==> trial 15: inputs <==
==> flow/design.v <==
`timescale 1ns/1ps
module base2_alu #(
  parameter LAT_BIN = 1,   
  parameter LAT_DEC = 8,   
  parameter LAT_DUO = 6    
)(
  input  wire        clk,
  input  wire        rst,
  input  wire        start,
  input  wire [3:0]  opcode,
  input  wire [15:0] a,
  input  wire [15:0] b,
  output reg         busy,
  output reg         done,
  output reg  [31:0] result
);
  reg [7:0] countdown;
  wire [7:0] lat_sel =
      (opcode <= 4'd2) ? LAT_BIN :
      ((opcode <= 4'd5) ? LAT_DEC : LAT_DUO);
  wire [31:0] res_bin =
      (opcode==4'd0)   ? (a + b) :
      (opcode==4'd1)   ? (a - b) :
      (opcode==4'd2)   ? (a * b) :
      (opcode==4'd3)   ? (a + b) :
      (opcode==4'd4)   ? (a - b) :
      (opcode==4'd5) ? (a * 16'd10) :
      (opcode==4'd6) ? (a + b) :
      (opcode==4'd7) ? (a - b) :
      (opcode==4'd8)  ? (a * 16'd3) : 32'd0;
  always @(posedge clk) begin
    if (rst) begin
      busy <= 1'b0; done <= 1'b0; countdown <= 8'd0; result <= 32'd0;
    end else begin
      done <= 1'b0;
      if (start && !busy) begin
        busy      <= 1'b1;
        countdown <= (lat_sel==0) ? 1 : lat_sel;
      end else if (busy) begin
        if (countdown > 8'd1) begin
          countdown <= countdown - 8'd1;
        end else begin
          busy   <= 1'b0;
          done   <= 1'b1;
          result <= res_bin;
        end
      end
    end
  end
endmodule
`timescale 1ns/1ps
module base10_alu #(
  parameter LAT_DEC = 1,   
  parameter LAT_BIN = 6,   
  parameter LAT_DUO = 6    
)(
  input  wire        clk,
  input  wire        rst,
  input  wire        start,
  input  wire [3:0]  opcode,
  input  wire [15:0] a,
  input  wire [15:0] b,
  output reg         busy,
  output reg         done,
  output reg  [31:0] result
);
  reg [7:0] countdown;
  wire [7:0] lat_sel =
      ((opcode>=4'd3) && (opcode<=4'd5)) ? LAT_DEC :
      ((opcode<=4'd2) ? LAT_BIN : LAT_DUO);
  wire [31:0] res_bin =
      (opcode==4'd0)   ? (a + b) :
      (opcode==4'd1)   ? (a - b) :
      (opcode==4'd2)   ? (a * b) :
      (opcode==4'd3)   ? (a + b) :
      (opcode==4'd4)   ? (a - b) :
      (opcode==4'd5) ? (a * 16'd10) :
      (opcode==4'd6) ? (a + b) :
      (opcode==4'd7) ? (a - b) :
      (opcode==4'd8)  ? (a * 16'd3) : 32'd0;
  always @(posedge clk) begin
    if (rst) begin
      busy <= 1'b0; done <= 1'b0; countdown <= 8'd0; result <= 32'd0;
    end else begin
      done <= 1'b0;
      if (start && !busy) begin
        busy      <= 1'b1;
        countdown <= (lat_sel==0) ? 1 : lat_sel;
      end else if (busy) begin
        if (countdown > 8'd1) begin
          countdown <= countdown - 8'd1;
        end else begin
          busy   <= 1'b0;
          done   <= 1'b1;
          result <= res_bin;
        end
      end
    end
  end
endmodule
`timescale 1ns/1ps
module base12_alu #(
  parameter LAT_DUO = 1,   
  parameter LAT_BIN = 6,   
  parameter LAT_DEC = 8    
)(
  input  wire        clk,
  input  wire        rst,
  input  wire        start,
  input  wire [3:0]  opcode,
  input  wire [15:0] a,
  input  wire [15:0] b,
  output reg         busy,
  output reg         done,
  output reg  [31:0] result
);
  reg [7:0] countdown;
  wire [7:0] lat_sel =
      ((opcode>=4'd6) && (opcode<=4'd8)) ? LAT_DUO :
      ((opcode<=4'd2) ? LAT_BIN : LAT_DEC);
  wire [31:0] res_bin =
      (opcode==4'd0)   ? (a + b) :
      (opcode==4'd1)   ? (a - b) :
      (opcode==4'd2)   ? (a * b) :
      (opcode==4'd3)   ? (a + b) :
      (opcode==4'd4)   ? (a - b) :
      (opcode==4'd5) ? (a * 16'd10) :
      (opcode==4'd6) ? (a + b) :
      (opcode==4'd7) ? (a - b) :
      (opcode==4'd8)  ? (a * 16'd3) : 32'd0;
  always @(posedge clk) begin
    if (rst) begin
      busy <= 1'b0; done <= 1'b0; countdown <= 8'd0; result <= 32'd0;
    end else begin
      done <= 1'b0;
      if (start && !busy) begin
        busy      <= 1'b1;
        countdown <= (lat_sel==0) ? 1 : lat_sel;
      end else if (busy) begin
        if (countdown > 8'd1) begin
          countdown <= countdown - 8'd1;
        end else begin
          busy   <= 1'b0;
          done   <= 1'b1;
          result <= res_bin;
        end
      end
    end
  end
endmodule
`timescale 1ns/1ps
module router_extended #(
  parameter B2_LAT_BIN  = 1, B2_LAT_DEC  = 8, B2_LAT_DUO  = 6,
  parameter B10_LAT_DEC = 1, B10_LAT_BIN = 6, B10_LAT_DUO = 6,
  parameter B12_LAT_DUO = 1, B12_LAT_BIN = 6, B12_LAT_DEC = 8
)(
  input  wire        clk,
  input  wire        rst,
  input  wire        start,
  input  wire [2:0]  cond_sel,
  input  wire [3:0]  opcode,
  input  wire [15:0] op_a,
  input  wire [15:0] op_b,
  output reg         busy,
  output reg         done,
  output reg  [31:0] result
);
  localparam [1:0] ROUTE_SENTINEL = 2'd3;
  wire [1:0] forced_target = (cond_sel <= 3'd2) ? cond_sel[1:0] : ROUTE_SENTINEL;
  wire [1:0] full_router_target =
      (opcode <= 4'd2)   ? 2'd0 :
      (opcode <= 4'd5) ? 2'd1 :
                                  2'd2;
  localparam [1:0] DUO_FALLBACK_TARGET = (B10_LAT_DUO <= B2_LAT_DUO) ? 2'd1 : 2'd0;
  wire [1:0] router_210_target =
      (opcode <= 4'd2)   ? 2'd0 :
      (opcode <= 4'd5) ? 2'd1 :
                                  DUO_FALLBACK_TARGET;
  wire [1:0] routed_target =
      (forced_target != ROUTE_SENTINEL) ? forced_target :
      (cond_sel == 3'd3) ? full_router_target :
      (cond_sel == 3'd4) ? router_210_target :
                           full_router_target;  
  reg  start_b2, start_b10, start_b12;
  wire busy_b2, done_b2;   wire [31:0] res_b2;
  wire busy_b10, done_b10; wire [31:0] res_b10;
  wire busy_b12, done_b12; wire [31:0] res_b12;
  base2_alu #(.LAT_BIN(B2_LAT_BIN), .LAT_DEC(B2_LAT_DEC), .LAT_DUO(B2_LAT_DUO)) u_b2(
    .clk(clk), .rst(rst), .start(start_b2), .opcode(opcode), .a(op_a), .b(op_b),
    .busy(busy_b2), .done(done_b2), .result(res_b2)
  );
  base10_alu #(.LAT_DEC(B10_LAT_DEC), .LAT_BIN(B10_LAT_BIN), .LAT_DUO(B10_LAT_DUO)) u_b10(
    .clk(clk), .rst(rst), .start(start_b10), .opcode(opcode), .a(op_a), .b(op_b),
    .busy(busy_b10), .done(done_b10), .result(res_b10)
  );
  base12_alu #(.LAT_DUO(B12_LAT_DUO), .LAT_BIN(B12_LAT_BIN), .LAT_DEC(B12_LAT_DEC)) u_b12(
    .clk(clk), .rst(rst), .start(start_b12), .opcode(opcode), .a(op_a), .b(op_b),
    .busy(busy_b12), .done(done_b12), .result(res_b12)
  );
  localparam S_IDLE=0, S_WAIT=1;
  reg [0:0] st;
  always @(posedge clk) begin
    if (rst) begin
      st <= S_IDLE; busy <= 1'b0; done <= 1'b0;
      start_b2 <= 1'b0; start_b10 <= 1'b0; start_b12 <= 1'b0;
      result <= 32'd0;
    end else begin
      done <= 1'b0;
      start_b2 <= 1'b0; start_b10 <= 1'b0; start_b12 <= 1'b0;
      case (st)
        S_IDLE: begin
          if (start) begin
            busy <= 1'b1;
            if (routed_target==2'd0) start_b2  <= 1'b1;
            if (routed_target==2'd1) start_b10 <= 1'b1;
            if (routed_target==2'd2) start_b12 <= 1'b1;
            st <= S_WAIT;
          end
        end
        S_WAIT: begin
          if ( (routed_target==2'd0 && done_b2) ||
               (routed_target==2'd1 && done_b10) ||
               (routed_target==2'd2 && done_b12) ) begin
            result <= (routed_target==2'd0) ? res_b2 :
                      (routed_target==2'd1) ? res_b10 :
                                              res_b12;
            done   <= 1'b1;
            busy   <= 1'b0;
            st     <= S_IDLE;
          end
        end
      endcase
    end
  end
endmodule
==> flow/run.sh <==
#!/bin/bash
# the make line also repeats each setting of config.mk as NAME=value (left out here)
make -C /OpenROAD-flow-scripts/flow DESIGN_CONFIG=/design/flow/config.mk WORK_HOME=/design/flow/orfs CLKGATE_MAP_FILE= finish
==> flow/config.mk <==
export PLATFORM = sky130hd
export DESIGN_NAME = router_extended
export DESIGN_NICKNAME = router_extended
export VERILOG_FILES = /design/flow/design.v
export SDC_FILE = /design/flow/constraint.sdc
export NUM_CORES = 4
export LEC_CHECK = 0
export ABC_AREA = 1
export CAP_MARGIN = 20
export CORE_ASPECT_RATIO = 0.5
export CORE_MARGIN = 2
export CORE_UTILIZATION = 72
export CTS_CLUSTER_DIAMETER = 283
export CTS_CLUSTER_SIZE = 96
export PLACE_DENSITY = 0.42
export SETUP_SLACK_MARGIN = 2.49
export SLEW_MARGIN = 20
export TNS_END_PERCENT = 10
==> flow/constraint.sdc <==
create_clock -name core_clock -period 8.35 [get_ports {clk}]
set_input_delay 1.6700 -clock core_clock [delete_from_list [all_inputs] [get_ports {clk}]]
set_output_delay 1.6700 -clock core_clock [all_outputs]
set_load 0.01 [all_outputs]
==> trial 79: changes against trial 15 <==
Settings changed: ABC_AREA 1 to default, CORE_ASPECT_RATIO 0.5 to 0.83, CORE_UTILIZATION 72 to 40, CTS_CLUSTER_DIAMETER 283 to default, CTS_CLUSTER_SIZE 96 to default, HOLD_SLACK_MARGIN from default to 0.2, PLACE_DENSITY 0.42 to default, SETUP_SLACK_MARGIN 2.49 to default, SLEW_MARGIN 20 to 10, TNS_END_PERCENT 10 to default.
==> flow/constraint.sdc (replaced) <==
create_clock -name core_clock -period 10.0 [get_ports {clk}]
set_input_delay 2.0000 -clock core_clock [delete_from_list [all_inputs] [get_ports {clk}]]
set_output_delay 2.0000 -clock core_clock [all_outputs]
set_load 0.01 [all_outputs]
==> trial 62: changes against trial 15 <==
Settings changed: ABC_AREA 1 to default, CORE_ASPECT_RATIO 0.5 to default, CORE_UTILIZATION 72 to 68, SETUP_SLACK_MARGIN 2.49 to default, TNS_END_PERCENT 10 to default.
==> ci_impl_report.md <==
### Yosys + OpenROAD results

| Metric | Value |
|---|---|
| Compound Share, Synth | 18.6% |
| Synth area leaders | fa_1 (20%), dfxtp_1 (17%), ha_1 (12%), nand2_1 (6.0%), inv_1 (5.6%) |
| Synth top cells by count | nand2_1 (312), inv_1 (290), nor2_1 (201) |
| Final GP Congestion | 0.981 |
| Outcome | timing/DRC/antenna clean |
| Yosys Chip Area | 0.0194 sq mm |
| Mux share | 2.50% |
| Post-synthesis cell area | 0.0194 sq mm |
# the run above: trial 62

==> ci_impl_report.md <==
### Yosys + OpenROAD results

| Metric | Value |
|---|---|
| Synth top cells by count | nand2_1 (312), inv_1 (290), nor2_1 (201) |
| Post-synthesis cell area | 0.0194 sq mm |
| Outcome | timing/DRC/antenna clean |
| Top layer in use | met4 |
| Yosys Chip Area | 0.0194 sq mm |
| Mux share | 2.50% |
| WHS Endpoint | u_b12.result[24] |
| Final GP Congestion | 0.981 |
| Compound Share, Synth | 18.6% |
# the run above: trial 79

==> ci_impl_report.md <==
### Flow metrics

| Metric | Value |
|---|---|
| Synth top cells by count | nand2_1 (781), inv_1 (703), nor2_1 (267) |
| Synth flops | 164 |
| Area of the die | 0.0307 sq mm |
| Yosys Chip Area | 0.0210 sq mm |
| Mux share | 0% |
| Synth area leaders | fa_1 (19%), dfxtp_1 (16%), nand2_1 (14%), inv_1 (13%), ha_1 (11%) |
| Compound Share, Synth | 11.3% |
| Fail Step | global routing |
| Post-synthesis cell area | 0.0210 sq mm |
| Final GP Congestion | 1.07 |
| Outcome | stopped before the end |
# the run above: trial 15

